== run A ==
## top_cmd_uart
module top_cmd_uart #(
    parameter integer CLOCK_FREQ = 100_000_000,
    parameter integer BAUD_RATE  = 115200
)(
    input  logic       clk,
    input  logic       reset,
    input  logic       RxD,
    output logic       TxD,
    output logic [7:0] led
);
    logic [7:0] rx_byte;
    logic       rx_valid;
    Rx #(
        .clk_freq  (CLOCK_FREQ),
        .baud_rate (BAUD_RATE)
    ) u_rx (
        .clk_fpga   (clk),
        .reset      (reset),
        .RxD        (RxD),
        .RxData     (rx_byte),
        .data_valid (rx_valid)
    );
    logic [7:0] tx_data;
    logic       tx_start;
    logic       tx_free;
    Tx #(
        .CLOCK_FREQ (CLOCK_FREQ),
        .BAUD_RATE  (BAUD_RATE)
    ) u_tx (
        .clk    (clk),
        .reset  (reset),
        .ready  (tx_start),
        .tx_data(tx_data),
        .TxD    (TxD),
        .tdre   (tx_free)
    );
    logic       cmd_ready;
    logic       seq_sel;      
    logic [7:0] n_value;
    logic       cmd_ack;
    command_parser u_parser (
        .clk      (clk),
        .reset    (reset),
        .rx_byte  (rx_byte),
        .rx_valid (rx_valid),
        .cmd_ack  (cmd_ack),
        .cmd_ready(cmd_ready),
        .seq_sel  (seq_sel),
        .n_value  (n_value)
    );
    logic        pad_start, pad_done;
    logic [31:0] pad_res;
    padovan_unit u_pad (
        .clk    (clk),
        .reset  (reset),
        .start  (pad_start),
        .n      (n_value),
        .result (pad_res),
        .done   (pad_done)
    );
  ...
For scale: roughly 1300 cells after synthesis, ~300 flip-flops, about 15000 um2 of cells after synthesis.
export LEC_CHECK = 0
export CAP_MARGIN = 20
export CORE_MARGIN = 2
export CORE_UTILIZATION = 61
export CTS_CLUSTER_SIZE = 41
export PLACE_DENSITY = 0.79
export SETUP_SLACK_MARGIN = -0.27
export SLEW_MARGIN = 20
export TNS_END_PERCENT = 40
create_clock -name core_clock -period 5.39 [get_ports {clk}]
run.sh (not shown) runs the stock make flow with config.mk's settings and CLKGATE_MAP_FILE=.
Run A has completed all stages; timing, DRC and antenna checks passed.
#### Input delta (run B over run A)
--- a/flow/config.mk
+++ b/flow/config.mk
@@ -10,4 +10 @@
-export CORE_UTILIZATION = 61
-export CTS_CLUSTER_SIZE = 41
-export PLACE_DENSITY = 0.79
-export SETUP_SLACK_MARGIN = -0.27
+export CORE_UTILIZATION = 40
@@ -15 +11,0 @@
-export TNS_END_PERCENT = 40
==> flow/constraint.sdc <==
create_clock -name core_clock -period 4.72 [get_ports {clk}]
set_input_delay 0.9440 -clock core_clock [delete_from_list [all_inputs] [get_ports {clk}]]
set_output_delay 0.9440 -clock core_clock [all_outputs]
set_load 0.01 [all_outputs]
==> results <==
Source-to-sink clock delay at the later pin of the worst-skew pair: run B < run A. Between run B and run A, it is run B whose met1 track demand over resource is lower, by 11 points. Per the comparison of run B with run A, mean routed wirelength per cell lost 0.76 um, finished layout cell area picked up an extra 2.3%, first-pass GRT wire length picked up an extra 5.3%, post-detailed-routing wire length picked up an extra 1400 um.
### run B -> run C
--- a/flow/config.mk
+++ b/flow/config.mk
@@ -10 +10 @@
-export CORE_UTILIZATION = 40
+export CORE_UTILIZATION = 67
==> flow/constraint.sdc <==
create_clock -name core_clock -period 4.05 [get_ports {clk}]
set_input_delay 0.8100 -clock core_clock [delete_from_list [all_inputs] [get_ports {clk}]]
set_output_delay 0.8100 -clock core_clock [all_outputs]
set_load 0.01 [all_outputs]
## What came out
- Higher wire length of the first global-routing pass goes to run B over run C.
- Across both runs, number of well taps was lower for run C than for run B.
- Number of filler cells placed in the layout: run C vs run B down 1877
- Every run (run C and run B) finished clean.
- Final worst hold slack was lower in the run labelled run B.
- Run C vs run B, sequential share of cell area went up by 1.1 points.
- Delta (run C minus run B): total of cells resized after clock tree synthesis neither gained nor lost much; clock network power share dropped 1.1 points.
- In run C the cell area after layout turned out 2.2% lower than in run B.
Edits applied to the flow inputs when going from run C to run D:
--- a/flow/config.mk
+++ b/flow/config.mk
@@ -10 +10 @@
-export CORE_UTILIZATION = 67
+export CORE_UTILIZATION = 72
==> flow/constraint.sdc <==
create_clock -name core_clock -period 2.56 [get_ports {clk}]
set_input_delay 0.5120 -clock core_clock [delete_from_list [all_inputs] [get_ports {clk}]]
set_output_delay 0.5120 -clock core_clock [all_outputs]
set_load 0.01 [all_outputs]
==> comparison <==
Run D -> stages 100% | layout checks FAIL | setup timing
Run D vs run C, last element of the critical path: u_parser.n_value[7]$_DFFE_PP0P_ vs u_pad.p2[21]$_DFFE_PP_
Run D vs. run C: post-layout worst setup margin dropped 1.18 ns, sum of routed wire length over all layers climbed 4000 um, power consumption climbed 63%, part of the cycle the worst path needs climbed 31 points, cell depth of the worst setup path climbed 4.
Utilization up 12 points in run D wrt run C
Run C → run D: iteration tally of the first detailed-router pass now smaller; met3 wirelength from detailed routing now larger.
Power figures rest on the tool's default switching activity, not on a simulated workload.
